## job 101
// bf16_unit
module bf16_unit
# (parameter G = 6) (
    input  clk,
    input  reset,
    input  [15:0] in1,
    input  [15:0] in2,
    input  [15:0] in3,
    input  [15:0] in4,
    input  [15:0] in5,
    input  [15:0] in6,
    input  [15:0] in7,
    input  [15:0] in8,
    input  [15:0] in9,
    input  [15:0] in10,
    input  [15:0] in11,
    input  [15:0] in12,
    input  [15:0] in13,
    input  [15:0] in14,
    input  [15:0] in15,
    input  [15:0] in16,
    input  [15:0] in17,
    input  [15:0] in18,
    input  [4:0] funct5,
    output wire [15:0] result
);
export LEC_CHECK = 0
export CAP_MARGIN = 20
export CORE_MARGIN = 2
export CORE_UTILIZATION = 15
export CTS_CLUSTER_SIZE = 59
export GPL_ROUTABILITY_DRIVEN = 0
export MAX_ROUTING_LAYER = met4
export MIN_ROUTING_LAYER = met1
export PLACE_DENSITY = 0.36
export SLEW_MARGIN = 25
create_clock -name core_clock -period 9.0 [get_ports {clk}]
run.sh (not shown) runs the stock make flow with config.mk's settings and CLKGATE_MAP_FILE=.
### job 101 -> job 102
# job 101
export LEC_CHECK = 0
export CAP_MARGIN = 20
export CORE_MARGIN = 2
export CORE_UTILIZATION = 15
export CTS_CLUSTER_SIZE = 59
export GPL_ROUTABILITY_DRIVEN = 0
export MAX_ROUTING_LAYER = met4
export MIN_ROUTING_LAYER = met1
export PLACE_DENSITY = 0.36
export SLEW_MARGIN = 25
create_clock -name core_clock -period 9.0 [get_ports {clk}]
# job 102
export LEC_CHECK = 0
export CAP_MARGIN = 20
export CORE_MARGIN = 2
export CORE_UTILIZATION = 45
export PLACE_DENSITY = 0.6
export SLEW_MARGIN = 20
create_clock -name core_clock -period 7.67 [get_ports {clk}]
Results
- Global-route wire length before repair sits lower in job 102 than in job 101.
- Core utilization was higher in job 102 than in job 101.
- Taking job 101 as the reference, in job 102 residual DRC count held, total internal power went up 10%, die size went down 0.74 mm^2, final worst-path cycle share went up 9.3 points.
> inputs changed (job 102 -> job 103)
# job 102
export LEC_CHECK = 0
export CAP_MARGIN = 20
export CORE_MARGIN = 2
export CORE_UTILIZATION = 45
export PLACE_DENSITY = 0.6
export SLEW_MARGIN = 20
create_clock -name core_clock -period 7.67 [get_ports {clk}]
# job 103
export LEC_CHECK = 0
export CAP_MARGIN = 20
export CORE_MARGIN = 2
export CORE_UTILIZATION = 72
export CTS_CLUSTER_DIAMETER = 260
export PLACE_DENSITY = 0.6
export SLEW_MARGIN = 20
create_clock -name core_clock -period 6.18 [get_ports {clk}]
Findings:
Job 103 against job 102: wire length rose by about 0.4%, horizontal die size moved down, fraction of standard cell area in multi-input logic increased 0.71 points, share of power burned in the clock network went down by 1.0 points, global-route wire length before repair barely changed.
Inputs modified between job 103 and job 104:
# job 103
export LEC_CHECK = 0
export CAP_MARGIN = 20
export CORE_MARGIN = 2
export CORE_UTILIZATION = 72
export CTS_CLUSTER_DIAMETER = 260
export PLACE_DENSITY = 0.6
export SLEW_MARGIN = 20
create_clock -name core_clock -period 6.18 [get_ports {clk}]
# job 104
export LEC_CHECK = 0
export CAP_MARGIN = 20
export CORE_MARGIN = 2
export CORE_UTILIZATION = 68
export CTS_CLUSTER_SIZE = 32
export PLACE_DENSITY = 0.6
export SLEW_MARGIN = 20
create_clock -name core_clock -period 7.21 [get_ports {clk}]
--- outcome ---
- When job 104 is set beside job 103, its power share of the clock group turns out to be 0.3 points larger.
- Job 104: measured slew at the worst slew-check pin higher than job 103
- Endpoint of the most critical setup path = result[4]: job 103; endpoint of the most critical setup path = result[12]: job 104
- Job 104 has critical path depth below what job 103 had.
- Job 104 reached the final stage; the timing, DRC and antenna checks on its layout passed.
- Placed standard-cell area essentially unchanged between job 103 and job 104.
- Of the two candidates, job 103 has the worse total power and job 104 the better one.
- Total core area of job 104 exceeds that of job 103 by a few percent.
- Diff job 103 -> job 104: final hold slack rose 0.0087 ns; total cells reported by yosys after synthesis about even.

Setup of v35:
bf16_unit again, from the RTL that the note above started with.
// bf16_unit
module bf16_unit
# (parameter G = 6) (
    input  clk,
    input  reset,
    input  [15:0] in1,
    input  [15:0] in2,
    input  [15:0] in3,
    input  [15:0] in4,
    input  [15:0] in5,
    input  [15:0] in6,
    input  [15:0] in7,
    input  [15:0] in8,
    input  [15:0] in9,
    input  [15:0] in10,
    input  [15:0] in11,
    input  [15:0] in12,
    input  [15:0] in13,
    input  [15:0] in14,
    input  [15:0] in15,
    input  [15:0] in16,
    input  [15:0] in17,
    input  [15:0] in18,
    input  [4:0] funct5,
    output wire [15:0] result
);
    reg [4:0] p1_funct5;
    reg [4:0] p2_funct5;
    reg [4:0] p3_funct5;
    reg [4:0] p4_funct5;
    reg [4:0] p5_funct5;
    reg [4:0] p6_funct5;
    reg [4:0] p7_funct5;
    reg [4:0] p8_funct5;
    reg [4:0] p9_funct5;
    reg [4:0] p10_funct5;
    reg [4:0] p11_funct5;
    reg [4:0] p12_funct5;
    reg [4:0] p13_funct5;
    reg [4:0] p14_funct5;
    reg [4:0] p15_funct5;
    reg [15:0] p1_in1;
    reg [15:0] p1_in2;
    reg [15:0] p1_in3;
    reg [15:0] p2_in1;
    reg [15:0] p2_in2;
    reg [15:0] p2_in3;
  ...
clock: 13.8 ns
lec_check: 0
abc_area: 0
cap_margin: 25
cell_pad_in_sites_global_placement: 3
core_aspect_ratio: 1.08
core_margin: 2
core_utilization: 42
cts_cluster_diameter: 80
cts_cluster_size: 22
gpl_routability_driven: 1
gpl_timing_driven: 0
hold_slack_margin: 0.18
place_density: 0.4
setup_slack_margin: -0.64
slew_margin: 20
tns_end_percent: 75
Input changes introduced in v22 (baseline for comparison: v35):
- putting MAX_ROUTING_LAYER at met4 where nothing was set
- swapping -0.64 for 1.07 in SETUP_SLACK_MARGIN
- putting CELL_PAD_IN_SITES_DETAIL_PLACEMENT at 1 where nothing was set
[summary]
v22 vs v35 on data arrival time of the critical path: v22 is the lower one. The met3 capacity usage during global routing number comes out higher for v35 vs v22. As of v22, number of non-clock buffers in the layout had risen slightly compared to v35. Compared with v35, vias per cell in v22 increased by a few percent. Comparing v22 with v35, the quantity of gates resized following cts came out essentially unchanged. Result: PASS for each of v22 and v35. Detailed-route wire length per cell in v22 vs v35: up 5.3%.
Modified inputs, v58 compared to v22
- removing PLACE_DENSITY (formerly 0.4)
- removing SETUP_SLACK_MARGIN (formerly 1.07)
- changing CAP_MARGIN from 25 to 20
- removing CELL_PAD_IN_SITES_DETAIL_PLACEMENT (formerly 1)
- removing TNS_END_PERCENT (formerly 75)
- removing GPL_TIMING_DRIVEN (formerly 0)
- removing MAX_ROUTING_LAYER (formerly met4)
- changing CORE_UTILIZATION from 42 to 61
- removing CELL_PAD_IN_SITES_GLOBAL_PLACEMENT (formerly 3)
- changing CTS_CLUSTER_SIZE from 22 to 26
- changing CORE_ASPECT_RATIO from 1.08 to 0.52
- changing the clock period (ns, I/O delays scaled along) from 13.8 to 5.84
Notes after the runs:
- From v58 to v22, final setup TNS did not move at all.
- The register area on v22 is in line with that on v58.
- On v58: cell area is 4.0% lower than what v22 gave.
- Clock skew: v58 lower than v22
- Total clock buffers created by CTS, v58 and v22, higher one = v22.
- Relative to v22, the depth of the most critical reg-to-reg path of v58 is lower by 5.
- Compared with v22, the detailed router inserted fewer vias in v58.
- Compared with v22, v58 shows a lower area overhead of the layout relative to synthesis.
- Die area (v58 over v22): decrease, 31%
#### Input delta (v15 over v58)
- changing CAP_MARGIN from 20 to 15
- changing CORE_UTILIZATION from 61 to 68
- changing the clock period (ns, I/O delays scaled along) from 5.84 to 9.31
--- outcome ---
On number of clock buffer instances in the layout: between v15 and v58, it ends up lower for v58.
| design area | higher: v58 |
Delta(non-clock buffer count, v15 - v58) < 0
When v15 is set beside v58, its overall power consumption turns out to be 16 mW smaller.
Changes in v26 relative to v15:
- SLEW_MARGIN: 20 -> 5
- SETUP_SLACK_MARGIN: unset -> 1.73
- CAP_MARGIN: 15 -> 20
- CTS_CLUSTER_DIAMETER: 80 -> 224
- CORE_UTILIZATION: 68 -> 61
- the clock period (ns, I/O delays scaled along): 9.31 -> 5.84
[summary]
- Between v15 and v26, the relative slew slack does not differ in any meaningful way.
- Looking at number of logic stages on the critical path including buffering, v26 sits 2 higher than v15 does.
- Min area added between synthesis and finish across v26 and v15: v15
[inputs] v37 vs v26
- SETUP_SLACK_MARGIN now 0.66, was 1.73
- CORE_UTILIZATION now 71, was 61
- HOLD_SLACK_MARGIN no longer set, was 0.18
- CTS_CLUSTER_SIZE no longer set, was 26
- SLEW_MARGIN now 20, was 5
- CTS_CLUSTER_DIAMETER now 80, was 224
- the clock period (ns, I/O delays scaled along) now 7.44, was 5.84
Findings:
In the reports for v26 and v37, the larger worst setup margin belongs to v37. v37 vs v26, core area went down by 14%. Number of vias in the routed layout, v26 and v37: higher on v37. Count of buffers not belonging to the clock network in the layout in v37 is 337 lower than in v26.
No activity file was given, so power comes from the tool's default toggle rates.
